run 1:
## top_module
module top_module(
    input wire clk,
    input wire rst,
    input wire spi_mosi,
    input wire spi_cs_n,
    input wire mic_data_1,
    input wire mic_data_2,
    output wire [7:0] out,
    output wire pos,
    output wire neg
);
wire [7:0] addr;
wire [7:0] value;
wire wr_en = 1;
wire rd_en = 1;
wire [7:0] mem_out;
wire [7:0] decimation_ratio;
wire dec_data_1;
wire dec_data_2;
wire dec_clk;
wire [7:0] filter_length;
wire [7:0] filter_out;
wire [15:0] capture_reg;
wire dummy;
wire dummy2;
wire corr_dec_en;
assign addr = capture_reg[15:8];
assign value = capture_reg[7:0];
    spi_port u_spi_port(
        .clk(clk),
        .rst_n(!rst),
        .spi_clk(clk),
        .spi_mosi(spi_mosi),
        .spi_miso(dummy),
        .spi_cs_n(spi_cs_n),
        .capture_reg(capture_reg)
    );
    config_memory u_memory(
        .clk(clk),            
        .rst_n(!rst),          
        .addr(addr),     
        .data_in(value),  
        .wr_en(wr_en),          
        .rd_en(rd_en),          
        .data_out(mem_out) 
  ...
For scale: ~680 flip-flops.
export LEC_CHECK = 0
export CAP_MARGIN = 20
export CELL_PAD_IN_SITES_DETAIL_PLACEMENT = 2
export CORE_MARGIN = 9
export CORE_UTILIZATION = 31
export CTS_CLUSTER_SIZE = 11
export GPL_ROUTABILITY_DRIVEN = 0
export GPL_TIMING_DRIVEN = 0
export HOLD_SLACK_MARGIN = 0.17
export SLEW_MARGIN = 25
export TNS_END_PERCENT = 10
create_clock -name core_clock -period 5.49 [get_ports {clk}]
run.sh (not shown) runs the stock make flow with config.mk's settings and CLKGATE_MAP_FILE=.
Both conditions hold for run 1: the flow ran to the end and the final layout passed the timing, DRC and antenna checks.
Relative to run 1, the following input files were edited for run 2:
Settings: SLEW_MARGIN now 20, was 25; CORE_UTILIZATION now 72, was 31; PLACE_DENSITY now 0.36, previously not set; HOLD_SLACK_MARGIN no longer set, was 0.17; TNS_END_PERCENT no longer set, was 10; GPL_ROUTABILITY_DRIVEN no longer set, was 0; ABC_AREA now 1, previously not set; GPL_TIMING_DRIVEN no longer set, was 0; CTS_CLUSTER_SIZE no longer set, was 11; CORE_MARGIN now 2, was 9; SETUP_SLACK_MARGIN now 0.16, previously not set; CELL_PAD_IN_SITES_DETAIL_PLACEMENT no longer set, was 2; the clock period (ns, I/O delays scaled along) now 2.85, was 5.49.
Results
Run 2 finished every stage and its layout cleared the timing, DRC and antenna checks.
From run 1 to run 2 the numbers moved as follows: final routed wire length divided by cell count saw a decrease, cell area reported after detailed placement moved down, total iterations of the first detailed-routing run picked up an extra 1.
Diff run 1 -> run 2: final total power moved up; final cell count down 13%; wire length the detailed router placed on met1 decreased by 41% relative to the old numbers; peak supply drop increased 0.00066 V; final-layout clock-cell area share decreased by 0.48 points relative to the old numbers.
Of the two values seen for top metal layer carrying routed signals, met5 was produced by run 1 and met4 by run 2.
For run 1, the worst-path cell with the longest stage delay was or4_1, unlike run 2, where it was nor3_2.
From run 1 to run 2 the numbers moved as follows: clock-buffer cell count decreased 23; die span in y decreased 120 µm.
Relative to run 2, the following input files were edited for run 3:
Settings: ABC_AREA: 1 -> unset; SETUP_SLACK_MARGIN: 0.16 -> 0.68; PLACE_DENSITY: 0.36 -> unset; HOLD_SLACK_MARGIN: unset -> -0.08; the clock period (ns, I/O delays scaled along): 2.85 -> 2.81.
## What came out
Of run 2 and run 3, just one finished clean: run 2.
No crash in run 3: every stage finished, but the layout fails its final checks due to setup timing.
Summary of the comparison: iteration count of the initial detailed-routing pass is higher in run 3, relative to run 2.
For the share of the cycle needed by the critical path after routing, run 3 came in 41 points higher than run 2 did.
Diff run 2 -> run 3 | maximum frequency from static timing analysis | decrease of 29%
Run 2 -> run 3: synthesized cell count decreased by a few percent
Going from run 2 to run 3, peak fanout along the critical path down 8; area of all placed cells without fillers increased about 6%; power went up; register-to-register slack saw a decrease.
Higher final net count goes to run 2 over run 3.
diff inputs: run 3 => run 4
Settings: a change of CORE_UTILIZATION from 72 to 40; a deleted HOLD_SLACK_MARGIN that had been -0.08; a deleted SETUP_SLACK_MARGIN that had been 0.68; a change of the clock period (ns, I/O delays scaled along) from 2.81 to 5.06.
Findings:
Among run 4 and run 3, a clean, completed layout was produced by run 4 alone.
Finished, but not clean: run 3, with setup timing.
The power group with the highest consumption comes out combinational logic in one run and sequential cells in the other, namely in run 3 and run 4 respectively.
Run 4 against run 3; met3 wire length is down by more than a quarter.
Looking at worst slack at placement, run 4 sits above run 3.
From run 3 to run 4 the numbers moved as follows: sum of met2 wire segment lengths after detailed routing shows a reduction of about 33%, non-clock buffer count dropped 134.
Run 4 vs run 3 — count of clock-buffer cells in the layout climbed by a little under 10%
| routed length per instance | higher: run 3 |
Between run 4 and run 3, sequential share of layout area is lower for run 3, run 4 comes in above that.
Relative to run 3, wire length after detailed routing decreased by 25% in run 4.
Total power (run 3 / run 4): 2.1
Looking at transition time at the pin with the least slew margin, run 4 sits 0.53 ns above run 3.
Power and IR drop assume default switching activity.
